job 3217:
## processor
module processor
(
	input wire clk_i,
	input wire rst_i,
	input wire stall_i,
	output wire [31:0] addr_o,
	input wire [31:0] data_i,
	output wire [31:0] data_o,
	output wire [3:0] data_w_o,
	output wire [2:0] data_mode_o,
	input wire [7:0] extio_in,
	output wire [7:0] extio_out
);
For scale: about 4800 cells after synthesis, about 54000 µm² of cells after synthesis.
Settings: LEC_CHECK=0, CAP_MARGIN=20, CELL_PAD_IN_SITES_DETAIL_PLACEMENT=0, CELL_PAD_IN_SITES_GLOBAL_PLACEMENT=2, CORE_MARGIN=9, CORE_UTILIZATION=69, GPL_TIMING_DRIVEN=0, MIN_ROUTING_LAYER=met2, PLACE_DENSITY_LB_ADDON=0.3, SLEW_MARGIN=30; clock period 13.0 ns.
run.sh (not shown) runs the stock make flow with config.mk's settings and CLKGATE_MAP_FILE=.
Job 3217: it failed during global placement without I/O, and the tool reported FLW-0024.
The following lists how job 2563 was set up differently from job 3217:
==> flow/config.mk <==
export PLATFORM = sky130hd
export DESIGN_NAME = processor
export DESIGN_NICKNAME = processor
export VERILOG_FILES = /design/flow/design.v
export SDC_FILE = /design/flow/constraint.sdc
export NUM_CORES = 4
export LEC_CHECK = 0
export CAP_MARGIN = 20
export CORE_MARGIN = 2
export CORE_UTILIZATION = 44
export SLEW_MARGIN = 20
==> flow/constraint.sdc <==
create_clock -name core_clock -period 8.89 [get_ports {clk_i}]
set_input_delay 1.7780 -clock core_clock [delete_from_list [all_inputs] [get_ports {clk_i}]]
set_output_delay 1.7780 -clock core_clock [all_outputs]
set_load 0.01 [all_outputs]
Notes after the runs:
Job 3217 and job 2563: no clean run. Job 3217: it failed during global placement without I/O, and the tool reported FLW-0024. Taking job 3217 as 1.0, job 2563 lands at 1.19 on horizontal die dimension. Measured against job 2563, the vertical die dimension of job 3217 comes out at 0.841 times the reference value. The number of enable flip-flop cells was comparable across job 3217 and job 2563. Higher total core area was reported by job 2563, not job 3217. Floorplan check, job 2563 vs job 3217: die outline larger in job 2563.
Input-level comparison between job 5375 and job 2563:
-- flow/config.mk --
<<< job 2563, line 10
export CORE_UTILIZATION = 44
>>> job 5375, line 10
export CORE_UTILIZATION = 57
export CTS_CLUSTER_SIZE = 99
==> flow/constraint.sdc <==
create_clock -name core_clock -period 7.07 [get_ports {clk_i}]
set_input_delay 1.4140 -clock core_clock [delete_from_list [all_inputs] [get_ports {clk_i}]]
set_output_delay 1.4140 -clock core_clock [all_outputs]
set_load 0.01 [all_outputs]
## What came out
- Final checks on job 2563, whose flow otherwise completed, came back failing, citing negative setup slack.
- Job 5375 finished all stages; however, its layout fails the closing checks, the failures being negative setup slack.
- Number of global-route vias before repair grows by more than 10% when moving from job 2563 to job 5375.
- NOTE post-detailed-routing wire length job 2563->job 5375 increased by a few percent
- On job 5375: final worst setup slack is 1.43 ns lower than what job 2563 gave.
- Lower wire length of the first global-routing pass goes to job 2563 over job 5375.
- Job 5375 has fraction of area in multi-input gates below what job 2563 had.
Edits applied to the flow inputs when going from job 5375 to job 5043:
-- flow/config.mk --
<<< job 5375, line 10
export CORE_UTILIZATION = 57
export CTS_CLUSTER_SIZE = 99
>>> job 5043, line 10
export CORE_UTILIZATION = 68
export CTS_CLUSTER_SIZE = 32
export SETUP_SLACK_MARGIN = 0.75
==> flow/constraint.sdc <==
create_clock -name core_clock -period 4.41 [get_ports {clk_i}]
set_input_delay 0.8820 -clock core_clock [delete_from_list [all_inputs] [get_ports {clk_i}]]
set_output_delay 0.8820 -clock core_clock [all_outputs]
set_load 0.01 [all_outputs]
### Flow results
The flow ran to completion for all of job 5375 and job 5043 but job 5043, which stopped partway. Completing all stages was not enough for job 5375: its layout failed the final checks because of negative setup slack. On number of buffers created by CTS, the higher figure sits with job 5375, not job 5043. In the flow results for job 5375 and job 5043, the area of the core region is smaller on job 5043. Of job 5043 and job 5375, it is job 5043 that has the lower die size. Fraction of the core area occupied by cells at floorplan: higher on job 5043. As far as number of distinct library cell variants in the gate-level netlist after synthesis goes, job 5043 and job 5375 are indistinguishable; the numbers are identical. ~same cell total after placement in job 5375 and job 5043. On total of cells resized after clock tree synthesis, the higher figure sits with job 5043, not job 5375.
diff inputs: job 5043 => job 3610
-- flow/config.mk --
<<< job 5043, line 10
export CORE_UTILIZATION = 68
export CTS_CLUSTER_SIZE = 32
export SETUP_SLACK_MARGIN = 0.75
>>> job 3610, line 10
export CORE_UTILIZATION = 40
==> flow/constraint.sdc <==
create_clock -name core_clock -period 11.9 [get_ports {clk_i}]
set_input_delay 2.3800 -clock core_clock [delete_from_list [all_inputs] [get_ports {clk_i}]]
set_output_delay 2.3800 -clock core_clock [all_outputs]
set_load 0.01 [all_outputs]
[summary]
- Chip footprint, job 3610 vs job 5043: up by more than half
- Comparing setup fix buffers added after clock tree synthesis for job 3610 and job 5043, the smaller number came from job 3610.
- Placed wire-length estimate after detailed placement in job 3610 is 12% below job 5043.
- Job 3610: full flow OK, the timing, design-rule and antenna checks passed
- Looking at starting density of the core, job 3610 sits below job 5043.
